Setup of job 3409:
## total_fir
module total_fir(total_out, x_in, clk);
	input clk;
	input signed[7:0]x_in;
	output signed[15:0]total_out;
	wire signed[7:0]c0 = 8'b0_0010001;
	wire signed[7:0]c1 = 8'b1_1010111;
	wire signed[7:0]c2 = 8'b0_0011000;
	wire signed[7:0]c3 = 8'b1_1000110;
	wire signed[7:0]c4 = 8'b1_0001100;
	wire signed[7:0]c5 = 8'b0_1010110;
	wire signed[7:0]c6 = 8'b1_0011010;
	wire signed[7:0]c7 = 8'b0_0111010;
	wire signed[7:0]c8 = 8'b1_1110000;
	wire signed[7:0]c9 = 8'b0_1111111;
	wire signed[7:0]c10 = 8'b0_0001111;
	wire signed[7:0]c11 = 8'b1_1110111;
	wire signed[7:0]c12 = 8'b1_1101011;
	wire signed[7:0]c13 = 8'b1_0110110;
	wire signed[7:0]c14 = 8'b1_0111100;
	wire signed[7:0]c15 = 8'b1_1010000;
	wire signed[7:0]in_a;
	wire signed[7:0]d1_eigh_out, d2_eigh_out, d3_eigh_out, d4_eigh_out, d5_eigh_out, d6_eigh_out,
					d7_eigh_out, d8_eigh_out, d9_eigh_out, d10_eigh_out, d11_eigh_out, d12_eigh_out,
					d13_eigh_out, d14_eigh_out, d15_eigh_out, d16_eigh_out;
	wire signed[13:0]m1_out, m2_out, m3_out, m4_out, m5_out, m6_out, m7_out, m8_out, m9_out, m10_out,
					m11_out, m12_out, m13_out, m14_out, m15_out, m16_out; 
	wire signed[13:0]d1_fort_out, d2_fort_out, d3_fort_out,  d4_fort_out, d5_fort_out, d6_fort_out,
					d7_fort_out, d8_fort_out, d9_fort_out, d10_fort_out, d11_fort_out, d12_fort_out,
					d13_fort_out, d14_fort_out, d15_fort_out, d16_fort_out;
	wire signed[15:0]a1_out, a2_out, a3_out, a4_out;
	wire signed[15:0]d1_sixt_out, d2_sixt_out, d3_sixt_out, d4_sixt_out;
	wire signed[17:0]total_tmp, a5_out;
	assign in_a = x_in;
	dff #(8) dff_1_eigh( .out_a(d1_eigh_out), .in_a(in_a), .clk(clk) );
	mul mul_1( .out(m1_out), .in_c(c15), .in_a(d1_eigh_out) );
	dff #(14) dff_1_fort( .out_a(d1_fort_out), .in_a(m1_out), .clk(clk) );
	dff #(8) dff_2_eigh( .out_a(d2_eigh_out), .in_a(d1_eigh_out), .clk(clk) );
	mul mul_2( .out(m2_out), .in_c(c14), .in_a(d2_eigh_out) );
	dff #(14) dff_2_fort( .out_a(d2_fort_out), .in_a(m2_out), .clk(clk) );
	dff #(8) dff_3_eigh( .out_a(d3_eigh_out), .in_a(d2_eigh_out), .clk(clk) );
	mul mul_3( .out(m3_out), .in_c(c13), .in_a(d3_eigh_out) );
	dff #(14) dff_3_fort( .out_a(d3_fort_out), .in_a(m3_out), .clk(clk) );
	dff #(8) dff_4_eigh( .out_a(d4_eigh_out), .in_a(d3_eigh_out), .clk(clk) );
	mul mul_4( .out(m4_out), .in_c(c12), .in_a(d4_eigh_out) );
  ...
Size in the first run: ~3100 cells after synthesis, ~400 flip-flops, about 25 I/O pins, about 0.031 sq mm of cells after synthesis.
clock: 3.75 ns
lec_check: 0
cap_margin: 0
core_margin: 2
core_utilization: 72
cts_cluster_diameter: 28
place_density: 0.65
setup_slack_margin: 0.88
slew_margin: 20
run.sh (not shown) runs the stock make flow with config.mk's settings and CLKGATE_MAP_FILE=.
Stage in which a tool error killed job 3409: global routing.
> inputs changed (job 3409 -> job 9700)
- clearing CTS_CLUSTER_DIAMETER, which used to be 28
- clearing SETUP_SLACK_MARGIN, which used to be 0.88
- swapping 72 for 9 in CORE_UTILIZATION
- swapping 0 for 20 in CAP_MARGIN
- clearing PLACE_DENSITY, which used to be 0.65
- swapping 3.75 for 7.61 in the clock period (ns, I/O delays scaled along)
==> comparison <==
- Job 3409 got as far as global routing, where a tool error ended the run.
- Both conditions hold for job 9700: the flow ran to the end and the final layout passed the timing, DRC and antenna checks.
- | depth of the CTS H-tree | higher: job 3409 |
- Post-synthesis register bit count essentially unchanged between job 9700 and job 3409.
- In the flow results for job 3409 and job 9700, the number of buffers inserted by post-CTS setup repair is smaller on job 9700.
- Comparing job 3409 and job 9700, post-placement setup slack is higher on job 9700.
- Job 9700 -> job 3409: adder-cell area share of the yosys netlist delta 0, exact match
- Note that the die height recorded for job 3409 amounts to 0.36 times the value seen in job 9700.
- In the floorplan summary, job 9700 is listed with a die area greater than that of job 3409.
- Placed standard-cell area sits higher in job 9700 than in job 3409.
- Total clock buffers created by CTS down 47% in job 9700 wrt job 3409
- Post-detailed-placement half-perimeter wirelength ended up 4.5% lower on job 9700 than on job 3409.
### job 9700 -> job 459
- changing CORE_UTILIZATION from 9 to 72
- setting SETUP_SLACK_MARGIN to 0.88 for the first time
- setting PLACE_DENSITY to 0.65 for the first time
- changing the clock period (ns, I/O delays scaled along) from 7.61 to 3.75
==> results <==
No crash in job 459: every stage finished, but the layout fails its final checks due to negative setup slack. Sequential share of layout area: job 459 vs job 9700 — no meaningful difference. Compared with job 9700, job 459 shows final design area excluding fillers higher by 3.4%. Job 9700 tops out at a lower clock frequency than job 459. Summary of job 459 over job 9700: via density per instance went up about 160%; estimated wirelength of the detail-placed design climbed 2300 um. Wire length of the first global-routing pass (lower): job 9700.
What job 6922 does differently from job 459 at the input level:
- an added CTS_CLUSTER_DIAMETER of 265
- a change of CAP_MARGIN from 20 to 0
- an added MAX_ROUTING_LAYER of met4
- a change of SETUP_SLACK_MARGIN from 0.88 to -0.2
- an added ABC_AREA of 1
- a change of the clock period (ns, I/O delays scaled along) from 3.75 to 3.26
### Flow results
No crash in job 6922: every stage finished, but the layout fails its final checks due to negative setup slack. Number of clock buffers in the layout on job 6922 is up relative to job 459. Re critical path required time: job 6922 and job 459 aren't equal, and the higher value belongs to job 459. Going from job 459 to job 6922, global-route wire length before repair went up 4.3%, core utilization now smaller, chip area grew by about 5%. Changes observed in job 6922 relative to job 459: post-synth net total rose by 655, slack of the critical path fell by 0.24 ns.

---

Setup of lagoon:
The RTL this note starts from:
==> flow/design.v <==
module dff(out_a, in_a, clk);
	parameter bitwidth = 8;
	input signed[bitwidth - 1:0]in_a;
	input clk;
	output signed[bitwidth - 1:0]out_a;
	reg signed[bitwidth - 1:0]out_a;
	always@(posedge clk)
		out_a <= in_a;
 endmodule
module mul(out, in_c, in_a);
	input signed[7:0] in_a, in_c;
	output signed[13:0] out;
	wire signed[15:0]sum;
	assign sum = in_a * in_c;
	assign out = sum[15:2];
endmodule
module adder(sum, a, b, c, d);
	parameter bitwidth = 14;
	input signed[bitwidth - 1:0]a, b, c, d;
	output signed[bitwidth + 1:0]sum;
	assign sum = a + b + c + d;
endmodule
module total_fir(total_out, x_in, clk);
	input clk;
	input signed[7:0]x_in;
	output signed[15:0]total_out;
	wire signed[7:0]c0 = 8'b0_0010001;
	wire signed[7:0]c1 = 8'b1_1010111;
	wire signed[7:0]c2 = 8'b0_0011000;
	wire signed[7:0]c3 = 8'b1_1000110;
	wire signed[7:0]c4 = 8'b1_0001100;
	wire signed[7:0]c5 = 8'b0_1010110;
	wire signed[7:0]c6 = 8'b1_0011010;
	wire signed[7:0]c7 = 8'b0_0111010;
	wire signed[7:0]c8 = 8'b1_1110000;
	wire signed[7:0]c9 = 8'b0_1111111;
	wire signed[7:0]c10 = 8'b0_0001111;
	wire signed[7:0]c11 = 8'b1_1110111;
	wire signed[7:0]c12 = 8'b1_1101011;
	wire signed[7:0]c13 = 8'b1_0110110;
	wire signed[7:0]c14 = 8'b1_0111100;
	wire signed[7:0]c15 = 8'b1_1010000;
	wire signed[7:0]in_a;
	wire signed[7:0]d1_eigh_out, d2_eigh_out, d3_eigh_out, d4_eigh_out, d5_eigh_out, d6_eigh_out,
					d7_eigh_out, d8_eigh_out, d9_eigh_out, d10_eigh_out, d11_eigh_out, d12_eigh_out,
					d13_eigh_out, d14_eigh_out, d15_eigh_out, d16_eigh_out;
	wire signed[13:0]m1_out, m2_out, m3_out, m4_out, m5_out, m6_out, m7_out, m8_out, m9_out, m10_out,
					m11_out, m12_out, m13_out, m14_out, m15_out, m16_out; 
	wire signed[13:0]d1_fort_out, d2_fort_out, d3_fort_out,  d4_fort_out, d5_fort_out, d6_fort_out,
					d7_fort_out, d8_fort_out, d9_fort_out, d10_fort_out, d11_fort_out, d12_fort_out,
					d13_fort_out, d14_fort_out, d15_fort_out, d16_fort_out;
	wire signed[15:0]a1_out, a2_out, a3_out, a4_out;
	wire signed[15:0]d1_sixt_out, d2_sixt_out, d3_sixt_out, d4_sixt_out;
	wire signed[17:0]total_tmp, a5_out;
	assign in_a = x_in;
	dff #(8) dff_1_eigh( .out_a(d1_eigh_out), .in_a(in_a), .clk(clk) );
	mul mul_1( .out(m1_out), .in_c(c15), .in_a(d1_eigh_out) );
	dff #(14) dff_1_fort( .out_a(d1_fort_out), .in_a(m1_out), .clk(clk) );
	dff #(8) dff_2_eigh( .out_a(d2_eigh_out), .in_a(d1_eigh_out), .clk(clk) );
	mul mul_2( .out(m2_out), .in_c(c14), .in_a(d2_eigh_out) );
	dff #(14) dff_2_fort( .out_a(d2_fort_out), .in_a(m2_out), .clk(clk) );
	dff #(8) dff_3_eigh( .out_a(d3_eigh_out), .in_a(d2_eigh_out), .clk(clk) );
	mul mul_3( .out(m3_out), .in_c(c13), .in_a(d3_eigh_out) );
	dff #(14) dff_3_fort( .out_a(d3_fort_out), .in_a(m3_out), .clk(clk) );
	dff #(8) dff_4_eigh( .out_a(d4_eigh_out), .in_a(d3_eigh_out), .clk(clk) );
	mul mul_4( .out(m4_out), .in_c(c12), .in_a(d4_eigh_out) );
	dff #(14) dff_4_fort( .out_a(d4_fort_out), .in_a(m4_out), .clk(clk) );
	adder #(14) adder_1( .sum(a1_out), .a(d1_fort_out), .b(d2_fort_out), .c(d3_fort_out), .d(d4_fort_out) );
	dff #(16) dff_1_sixt( .out_a(d1_sixt_out), .in_a(a1_out), .clk(clk) );
	dff #(8) dff_5_eigh( .out_a(d5_eigh_out), .in_a(d4_eigh_out), .clk(clk) );
	mul mul_5( .out(m5_out), .in_c(c11), .in_a(d5_eigh_out) );
	dff #(14) dff_5_fort( .out_a(d5_fort_out), .in_a(m5_out), .clk(clk) );
	dff #(8) dff_6_eigh( .out_a(d6_eigh_out), .in_a(d5_eigh_out), .clk(clk) );
	mul mul_6( .out(m6_out), .in_c(c10), .in_a(d6_eigh_out) );
	dff #(14) dff_6_fort( .out_a(d6_fort_out), .in_a(m6_out), .clk(clk) );
	dff #(8) dff_7_eigh( .out_a(d7_eigh_out), .in_a(d6_eigh_out), .clk(clk) );
	mul mul_7( .out(m7_out), .in_c(c9), .in_a(d7_eigh_out) );
	dff #(14) dff_7_fort( .out_a(d7_fort_out), .in_a(m7_out), .clk(clk) );
	dff #(8) dff_8_eigh( .out_a(d8_eigh_out), .in_a(d7_eigh_out), .clk(clk) );
	mul mul_8( .out(m8_out), .in_c(c8), .in_a(d8_eigh_out) );
	dff #(14) dff_8_fort( .out_a(d8_fort_out), .in_a(m8_out), .clk(clk) );
	adder #(14) adder_2( .sum(a2_out), .a(d5_fort_out), .b(d6_fort_out), .c(d7_fort_out), .d(d8_fort_out) );
	dff #(16) dff_2_sixt( .out_a(d2_sixt_out), .in_a(a2_out), .clk(clk) );
	dff #(8) dff_9_eigh( .out_a(d9_eigh_out), .in_a(d8_eigh_out), .clk(clk) );
	mul mul_9( .out(m9_out), .in_c(c7), .in_a(d9_eigh_out) );
	dff #(14) dff_9_fort( .out_a(d9_fort_out), .in_a(m9_out), .clk(clk) );
	dff #(8) dff_10_eigh( .out_a(d10_eigh_out), .in_a(d9_eigh_out), .clk(clk) );
	mul mul_10( .out(m10_out), .in_c(c6), .in_a(d10_eigh_out) );
	dff #(14) dff_10_fort( .out_a(d10_fort_out), .in_a(m10_out), .clk(clk) );
	dff #(8) dff_11_eigh( .out_a(d11_eigh_out), .in_a(d10_eigh_out), .clk(clk) );
	mul mul_11( .out(m11_out), .in_c(c5), .in_a(d11_eigh_out) );
	dff #(14) dff_11_fort( .out_a(d11_fort_out), .in_a(m11_out), .clk(clk) );
	dff #(8) dff_12_eigh( .out_a(d12_eigh_out), .in_a(d11_eigh_out), .clk(clk) );
	mul mul_12( .out(m12_out), .in_c(c4), .in_a(d12_eigh_out) );
	dff #(14) dff_12_fort( .out_a(d12_fort_out), .in_a(m12_out), .clk(clk) );
	adder #(14) adder_3( .sum(a3_out), .a(d9_fort_out), .b(d10_fort_out), .c(d11_fort_out), .d(d12_fort_out) );
	dff #(16) dff_3_sixt( .out_a(d3_sixt_out), .in_a(a3_out), .clk(clk) );
	dff #(8) dff_13_eigh( .out_a(d13_eigh_out), .in_a(d12_eigh_out), .clk(clk) );
	mul mul_13( .out(m13_out), .in_c(c3), .in_a(d13_eigh_out) );
	dff #(14) dff_13_fort( .out_a(d13_fort_out), .in_a(m13_out), .clk(clk) );
	dff #(8) dff_14_eigh( .out_a(d14_eigh_out), .in_a(d13_eigh_out), .clk(clk) );
	mul mul_14( .out(m14_out), .in_c(c2), .in_a(d14_eigh_out) );
	dff #(14) dff_14_fort( .out_a(d14_fort_out), .in_a(m14_out), .clk(clk) );
	dff #(8) dff_15_eigh( .out_a(d15_eigh_out), .in_a(d14_eigh_out), .clk(clk) );
	mul mul_15( .out(m15_out), .in_c(c1), .in_a(d15_eigh_out) );
	dff #(14) dff_15_fort( .out_a(d15_fort_out), .in_a(m15_out), .clk(clk) );
	dff #(8) dff_16_eigh( .out_a(d16_eigh_out), .in_a(d15_eigh_out), .clk(clk) );
	mul mul_16( .out(m16_out), .in_c(c0), .in_a(d16_eigh_out) );
	dff #(14) dff_16_fort( .out_a(d16_fort_out), .in_a(m16_out), .clk(clk) );
	adder #(14) adder_4( .sum(a4_out), .a(d13_fort_out), .b(d14_fort_out), .c(d15_fort_out), .d(d16_fort_out) );
	dff #(16) dff_4_sixt( .out_a(d4_sixt_out), .in_a(a4_out), .clk(clk) );
	adder #(16) adder_5( .sum(a5_out), .a(d1_sixt_out), .b(d2_sixt_out), .c(d3_sixt_out), .d(d4_sixt_out) );
	dff #(18) dff_eighteen( .out_a(total_tmp), .in_a(a5_out), .clk(clk) );
	assign total_out = total_tmp[17:2];
endmodule
==> flow/config.mk <==
export PLATFORM = sky130hd
export DESIGN_NAME = total_fir
export DESIGN_NICKNAME = total_fir
export VERILOG_FILES = /design/flow/design.v
export SDC_FILE = /design/flow/constraint.sdc
export NUM_CORES = 4
export LEC_CHECK = 0
export CAP_MARGIN = 20
export CELL_PAD_IN_SITES_GLOBAL_PLACEMENT = 1
export CORE_ASPECT_RATIO = 1.95
export CORE_MARGIN = 2
export CORE_UTILIZATION = 40
export CTS_CLUSTER_SIZE = 90
export GPL_ROUTABILITY_DRIVEN = 0
export GPL_TIMING_DRIVEN = 0
export HOLD_SLACK_MARGIN = 0.3
export MIN_ROUTING_LAYER = met2
export PLACE_DENSITY_LB_ADDON = 0.13
export SLEW_MARGIN = 20
export TNS_END_PERCENT = 25
==> flow/constraint.sdc <==
create_clock -name core_clock -period 5.0 [get_ports {clk}]
set_input_delay 1.0000 -clock core_clock [delete_from_list [all_inputs] [get_ports {clk}]]
set_output_delay 1.0000 -clock core_clock [all_outputs]
set_load 0.01 [all_outputs]
lagoon has completed all stages; timing, DRC and antenna checks passed.
> inputs changed (lagoon -> pepper)
- GPL_TIMING_DRIVEN removed (was 0)
- MIN_ROUTING_LAYER removed (was met2)
- CTS_CLUSTER_SIZE removed (was 90)
- PLACE_DENSITY_LB_ADDON removed (was 0.13)
- TNS_END_PERCENT removed (was 25)
- CELL_PAD_IN_SITES_GLOBAL_PLACEMENT removed (was 1)
- CORE_ASPECT_RATIO removed (was 1.95)
- HOLD_SLACK_MARGIN removed (was 0.3)
- GPL_ROUTABILITY_DRIVEN removed (was 0)
- CORE_UTILIZATION changed from 40 to 56
- the clock period (ns, I/O delays scaled along) changed from 5.0 to 4.42
--- outcome ---
There was hardly any difference in register-to-register slack between lagoon and pepper. Total via count in the routed design, lagoon and pepper: larger value in lagoon. Compared with lagoon, in pepper worst hold slack rose 0.014 ns, maximum achievable frequency rose 14%, fraction of cell area in non-clock buffers rose 0.54 points. In pepper the minimum clock period after layout turned out 0.58 ns lower than in lagoon.
Edits applied to the flow inputs when going from pepper to willow:
- CTS_CLUSTER_DIAMETER: unset -> 298
- CTS_CLUSTER_SIZE: unset -> 15
- CORE_UTILIZATION: 56 -> 69
- ABC_AREA: unset -> 1
- CAP_MARGIN: 20 -> 40
- the clock period (ns, I/O delays scaled along): 4.42 -> 2.52
--- outcome ---
- The sole clean run among pepper and willow is pepper.
- willow did not make it past global routing, where a tool error ended it.
- Going from pepper to willow, mux contribution to synthesized area shrinks by 0.23 points.
- Number of buffers inserted to repair setup after CTS (higher): willow
- | synthesized area | lower: pepper |
- Compared with pepper, willow shows a lower depth of the CTS H-tree.
- Compared to pepper, willow was floorplanned on a smaller die.
- willow against pepper: total placed cells including tap cells has increased; instance tally after logic synthesis shows an increase of about 21%; sequential share of the synthesized area decreased by 1.2 points relative to the old numbers; worst setup slack before clock tree synthesis went down by 1.34 ns.
- Placed wire-length estimate after detailed placement sits higher in willow than in pepper.
--- input diff willow..maple ---
- CORE_UTILIZATION now 72, was 69
- CAP_MARGIN now 20, was 40
- CORE_ASPECT_RATIO now 0.72, previously not set
- CTS_CLUSTER_SIZE no longer set, was 15
[summary]
maple never completed; the flow aborted with a tool error in clock tree synthesis. Width of the chip delta for maple relative to willow: about 15% higher. maple: post-placement setup slack is 0.037 ns lower than what willow reported. Taking willow as the reference, in maple area enclosed by the die boundary went down 4.0%; number of rows created at floorplan fell 18%; instance area after placement shows no meaningful change. Changes observed in maple relative to willow: count of distinct cell types in the synthesized netlist held steady; overall die height moved down; placer congestion estimate moved up; number of placed cells counting well taps closely matched the old numbers. On HPWL after detailed placement, maple does worse than willow.
